== P ==
## updateNeuron
module updateNeuron
(
	input						clk				,
	input						rst_n			,
	input						i_run			,
	input						i_init			,
	input						i_s_lern		,
	input						i_s_infr		,
	input signed 	[24:0]  	exc_current		,
	input signed 	[24:0]  	inh_current		,
	output 						o_s_init		,
	output						o_spike			,
	output						o_valid			,
	output			[4:0]		o_neuron_idx	,
	output			[49:0]		d_c				,
	output			[4:0]		addr_c			,
	output						ce_c			,
	output						we_c			,
	input			[49:0]		q_c				,
	output			[54:0]		d_m				,
	output			[4:0]		addr_m			,
	output						ce_m			,
	output						we_m			,
	input			[54:0]		q_m
);
make LEC_CHECK=0 CAP_MARGIN=0 CORE_ASPECT_RATIO=1.52 CORE_MARGIN=5 CORE_UTILIZATION=15 CTS_CLUSTER_DIAMETER=283 GPL_ROUTABILITY_DRIVEN=1 GPL_TIMING_DRIVEN=1 PLACE_DENSITY_LB_ADDON=0.25 SETUP_SLACK_MARGIN=-0.01 SLEW_MARGIN=20 finish   # period 7.72 ns
run.sh (not shown) runs the stock make flow with config.mk's settings and CLKGATE_MAP_FILE=.
P finished end to end and its layout was clean on timing, DRC and antenna.
Here is what was changed in the inputs of Q compared with P.
- a deleted GPL_TIMING_DRIVEN that had been 1
- a deleted SETUP_SLACK_MARGIN that had been -0.01
- a change of CORE_MARGIN from 5 to 2
- a change of CAP_MARGIN from 0 to 20
- a deleted CTS_CLUSTER_DIAMETER that had been 283
- a deleted CORE_ASPECT_RATIO that had been 1.52
- a change of CORE_UTILIZATION from 15 to 63
- a deleted PLACE_DENSITY_LB_ADDON that had been 0.25
- a deleted GPL_ROUTABILITY_DRIVEN that had been 1
- a change of the clock period (ns, I/O delays scaled along) from 7.72 to 6.89
Findings:
Q finished every stage and its layout cleared the timing, design-rule and antenna checks.
Per the comparison of Q with P, non-clock buffer count climbed 28; aoi/oai-family share of the synthesized area barely changed; share of the clock period used by the worst path after layout climbed 5.1 points; setup slack dropped 0.43 ns.
Q consumes more power than P does.
Area growth from synthesis to layout ends up lower on Q.
Worst slack after detailed placement in Q is 0.46 ns lower than in P
Count of cell instances traversed by the critical path (lower): Q
Comparing routed wire length for P and Q, the bigger number came from P.
Largest clock skew in the final design (Q over P): decrease, 0.0099 ns
Input-level comparison between R and Q:
- changing CORE_UTILIZATION from 63 to 60
- setting SETUP_SLACK_MARGIN to 1.39 for the first time
- changing the clock period (ns, I/O delays scaled along) from 6.89 to 5.28
- Looking at the reports, Q completed the entire flow and the layout it produced met the timing, design-rule and antenna checks.
- R finished every stage; the final checks, however, were not passed, the failures being setup timing.
- Looking at sequential power, R sits above Q.
- In terms of multi-input combinational cell count, R and Q differ only marginally.
- NOTE critical path depth Q->R increased by a little under 10%
- Against Q, number of placement rows in R rose by a few percent.
- | flop share of the area | lower: R |
- Of R and Q, the run reporting the higher core utilization was R.
- Changes observed in R relative to Q: final-layout worst hold slack down 0.041 ns, tap cell count went up 88, post-layout instance area picked up an extra about 10%.
- Depth of the worst register-to-register path: R higher than Q
- Where wire length is concerned, Q is better than R.
## Diff of input files: S against R
- changing CORE_UTILIZATION from 60 to 40
- changing SETUP_SLACK_MARGIN from 1.39 to -0.4
- changing the clock period (ns, I/O delays scaled along) from 5.28 to 6.89
### Flow results
From the logs: S reached the end of the flow and failed the layout checks with setup timing.
R reports its capturing element of the worst setup path as mult_1_out[33] while S reports mult_2_out[34].
R → S: met3 global-route usage went down; cell count climbed about 2.7%; total power density per cell area went down 22%.
Looking at worst setup path startpoint, the mult_2_in_2[5] result is from S; the mult_1_in_2[7] one comes from R.
Relative to S, the following input files were edited for T:
- swapping 20 for 5 in CAP_MARGIN
- swapping 40 for 72 in CORE_UTILIZATION
- clearing SETUP_SLACK_MARGIN, which used to be -0.4
- putting CTS_CLUSTER_SIZE at 40 where nothing was set
- swapping 6.89 for 5.76 in the clock period (ns, I/O delays scaled along)
==> results <==
Each of S and T falls short of a clean finish.
STATUS run=S STAGES=ALL_DONE FINAL_CHECKS=FAILED CAUSE=setup timing
Relative to S, the final cell area reported for T is higher.
Against S, routed wire length in T came out worse.
Between T and S, worst setup slack is lower for T, S comes in above that.

* * *

Setup of v27:
Starting RTL as in the previous note.
Design updateNeuron, start of the top module:
module updateNeuron
(
	input						clk				,
	input						rst_n			,
	input						i_run			,
	input						i_init			,
	input						i_s_lern		,
	input						i_s_infr		,
	input signed 	[24:0]  	exc_current		,
	input signed 	[24:0]  	inh_current		,
	output 						o_s_init		,
	output						o_spike			,
	output						o_valid			,
	output			[4:0]		o_neuron_idx	,
	output			[49:0]		d_c				,
	output			[4:0]		addr_c			,
	output						ce_c			,
	output						we_c			,
	input			[49:0]		q_c				,
	output			[54:0]		d_m				,
	output			[4:0]		addr_m			,
	output						ce_m			,
	output						we_m			,
	input			[54:0]		q_m
);
wire 					s_idle					;
wire 					s_init					;
wire 					s_read					;
wire 					s_calc					;
wire 					s_wrte					;
wire 					s_done					;
reg 			[3:0] 	fsm						;
reg 			[2:0] 	c_state					;
reg 			[2:0] 	n_state					;
reg 			[4:0] 	neuron_idx				;
reg signed 		[24:0] 	exc_cur_buf				;
reg signed 		[24:0] 	inh_cur_buf				;
wire signed 	[24:0] 	c_ge					;
wire signed 	[24:0] 	c_gi					;
wire signed 	[24:0] 	c_vm					;
wire signed 	[24:0] 	c_vt					;
wire 					c_ref_check				;
wire 			[3:0] 	c_ref_count				;
wire signed 	[24:0] 	e_rest = 25'd5242880	;		 
wire signed 	[24:0] 	e_exc = 25'd6881280		;		 
wire signed 	[24:0] 	e_inh = 25'd3604480		;		 
wire signed 	[24:0] 	thresh_add  = 25'd11240	;	 
wire signed 	[24:0] 	inh_max = 25'd655360	;		 
  ...
Settings: LEC_CHECK=0, CAP_MARGIN=20, CORE_MARGIN=2, CORE_UTILIZATION=72, CTS_CLUSTER_SIZE=42, HOLD_SLACK_MARGIN=0.29, PLACE_DENSITY_LB_ADDON=0.0, SETUP_SLACK_MARGIN=-0.33, SLEW_MARGIN=20; clock period 3.57 ns.
Flow for v27 halted at 5_1_grt, error code GRT-0232.
Setup changes, v27 to v11
- removing CTS_CLUSTER_SIZE (formerly 42)
- removing HOLD_SLACK_MARGIN (formerly 0.29)
- changing CORE_UTILIZATION from 72 to 61
- removing PLACE_DENSITY_LB_ADDON (formerly 0.0)
- changing SETUP_SLACK_MARGIN from -0.33 to 1.22
- changing the clock period (ns, I/O delays scaled along) from 3.57 to 4.8
Notes after the runs:
[v11] flow finished | final checks: failed | reasons: setup timing. Diff v11..v27 | number of nets in the synthesized netlist | negligible. On number of buffers created by CTS, the lower figure sits with v27, not v11. In the flow results for v11 and v27, the floorplan core area is smaller on v27. Looking at die area across both flows, v11 is the weaker of the two, with v27 ahead. Reported for v11 and v27, post-synthesis chip area from yosys turned out identical to the last digit.
Changes in v9 relative to v11:
- CORE_UTILIZATION now 68, was 61
- SETUP_SLACK_MARGIN now -0.21, was 1.22
- CAP_MARGIN now 40, was 20
- the clock period (ns, I/O delays scaled along) now 6.72, was 4.8
[summary]
v9 completed; timing, DRC and antenna clean. Final design area excluding fillers on v9 is ahead of v11. Combinational share of cell area up 2.7 points in v9 wrt v11. Run comparison: v9 highest-power group registers; v11 highest-power group combinational cells. The weighted congestion at the end of routability-driven global placement in v9 was lower than what v11 gave.
## Diff of input files: v35 against v9
- removing SETUP_SLACK_MARGIN (formerly -0.21)
- changing CAP_MARGIN from 40 to 20
- changing CORE_UTILIZATION from 68 to 40
- changing the clock period (ns, I/O delays scaled along) from 6.72 to 8.99
Notes after the runs:
Diff v9 -> v35: depth of the most critical reg-to-reg path saw a decrease; sequential portion of the cell area saw a decrease.
For v9, the top power group was registers, unlike v35, where it was the clock network.
Of v35 and v9, it is v35 that has the lower number of design-rule violations left by the first detailed-router iteration.
Of v35 and v9, the run reporting the higher slew of the pin with the lowest slew margin was v35.
#### Input delta (v21 over v35)
- a change of the clock period (ns, I/O delays scaled along) from 8.99 to 6.89
Notes after the runs:
v21: met1 usage in global routing is 0.65 points higher than what v35 reported.
Clock transition at the registers of the reported paths of v21 is on par with v35.
Per the comparison of v21 with v35, total power consumption of the routed design climbed 29%, multi-input logic portion of the cell area dropped 0.45 points, utilization climbed 0.36 points, sequential power climbed about 30%, buffer-and-inverter tally for the worst setup path dropped 1.
Looking at v35 and v21, the hold buffer count at cts is a wash.
Comparing v35 and v21, hold slack is lower on v35.
v35 tops out at a lower clock frequency than v21.

* * *

## wip/zinc
updateNeuron again, from the RTL that the note above started with.
clock: 7.72 ns
lec_check: 0
cap_margin: 0
core_aspect_ratio: 0.56
core_margin: 5
core_utilization: 15
cts_cluster_diameter: 283
gpl_routability_driven: 1
gpl_timing_driven: 1
place_density_lb_addon: 0.25
setup_slack_margin: -0.01
slew_margin: 0
tns_end_percent: 70
--- input diff wip/zinc..wip/cedar ---
# wip/zinc
export LEC_CHECK = 0
export CAP_MARGIN = 0
export CORE_ASPECT_RATIO = 0.56
export CORE_MARGIN = 5
export CORE_UTILIZATION = 15
export CTS_CLUSTER_DIAMETER = 283
export GPL_ROUTABILITY_DRIVEN = 1
export GPL_TIMING_DRIVEN = 1
export PLACE_DENSITY_LB_ADDON = 0.25
export SETUP_SLACK_MARGIN = -0.01
export SLEW_MARGIN = 0
export TNS_END_PERCENT = 70
create_clock -name core_clock -period 7.72 [get_ports {clk}]
# wip/cedar
export LEC_CHECK = 0
export ABC_AREA = 1
export CAP_MARGIN = 0
export CORE_MARGIN = 2
export CORE_UTILIZATION = 56
export CTS_CLUSTER_DIAMETER = 335
export GPL_ROUTABILITY_DRIVEN = 1
export GPL_TIMING_DRIVEN = 1
export MAX_ROUTING_LAYER = met4
export SLEW_MARGIN = 20
export TNS_END_PERCENT = 60
create_clock -name core_clock -period 10.6 [get_ports {clk}]
Results
Transition at the pin with the smallest max-transition slack: wip/cedar vs wip/zinc down 0.22 ns. Summary: with wip/zinc as the reference, clock-buffer cell count in wip/cedar moved down by more than 10%. Netlist area before placement (wip/cedar / wip/zinc): 1.08. Compared with wip/zinc, wip/cedar shows a lower tapcell count. Sort wip/zinc and wip/cedar by number of vias after detailed routing desc -> top: wip/cedar. The die used by wip/cedar is smaller than the one used by wip/zinc. Compare wip/zinc and wip/cedar | global-route total usage across every layer lower: wip/zinc. Synthesized chip area reported by yosys: higher on wip/cedar. The group drawing the most power comes out the clock network in one run and combinational logic in the other, namely in wip/zinc and wip/cedar respectively.
Changes in wip/willow relative to wip/cedar:
# wip/cedar
export LEC_CHECK = 0
export ABC_AREA = 1
export CAP_MARGIN = 0
export CORE_MARGIN = 2
export CORE_UTILIZATION = 56
export CTS_CLUSTER_DIAMETER = 335
export GPL_ROUTABILITY_DRIVEN = 1
export GPL_TIMING_DRIVEN = 1
export MAX_ROUTING_LAYER = met4
export SLEW_MARGIN = 20
export TNS_END_PERCENT = 60
create_clock -name core_clock -period 10.6 [get_ports {clk}]
# wip/willow
export LEC_CHECK = 0
export CAP_MARGIN = 20
export CORE_MARGIN = 2
export CORE_UTILIZATION = 66
export SLEW_MARGIN = 20
create_clock -name core_clock -period 5.76 [get_ports {clk}]
==> results <==
Combinational power share in wip/willow is 12 points below wip/cedar. Chip area of wip/willow falls short of that of wip/cedar by more than 10%. Routed wire length (lower): wip/willow. In the metrics for wip/willow and wip/cedar, the one carrying the higher sequential group share of total power is wip/willow. Startpoint of the most critical setup path: mult_1_in_1[5] -> wip/willow, mult_1_in_2[3] -> wip/cedar. Of wip/willow and wip/cedar, the higher number of clock-tree buffers in the layout belongs to wip/willow. Comparing wip/willow and wip/cedar, the higher area reported by Yosys stat is on wip/cedar. Across both runs, post-layout instance area was lower for wip/willow than for wip/cedar. What the final checks of wip/willow revealed, after a flow that finished every stage, was a layout that fails on setup timing.
diff inputs: wip/willow => wip/raven
# wip/willow
export LEC_CHECK = 0
export CAP_MARGIN = 20
export CORE_MARGIN = 2
export CORE_UTILIZATION = 66
export SLEW_MARGIN = 20
create_clock -name core_clock -period 5.76 [get_ports {clk}]
# wip/raven
export LEC_CHECK = 0
export CAP_MARGIN = 20
export CORE_MARGIN = 2
export CORE_UTILIZATION = 72
export PLACE_DENSITY = 0.37
export SLEW_MARGIN = 20
export TNS_END_PERCENT = 10
create_clock -name core_clock -period 5.19 [get_ports {clk}]
==> comparison <==
Ran to the end and failed final checks on setup timing: wip/raven. Summary: with wip/willow as the reference, number of placement rows in wip/raven moved down by a few percent. Of wip/willow and wip/raven, wip/raven shows the lower total die size, with wip/willow above it. Taking wip/willow as the reference, in wip/raven maximum number of pins on one net before global-route repair decreased by 17 relative to the old numbers, total routed wirelength increased by 8.0% relative to the old numbers. In wip/raven, violation tally from detailed-route iteration zero is higher than in wip/willow. Internal power of the cells on wip/raven is up relative to wip/willow. [compare] base=wip/willow new=wip/raven: number of cells on the critical path now larger, endpoint required time on the critical path lower, post-place setup slack now smaller, final worst-path setup slack saw a decrease. In wip/raven, the global routing usage on met2 came out 8.4 points above the value in wip/willow.
Power is estimated from default activity; no workload was simulated.
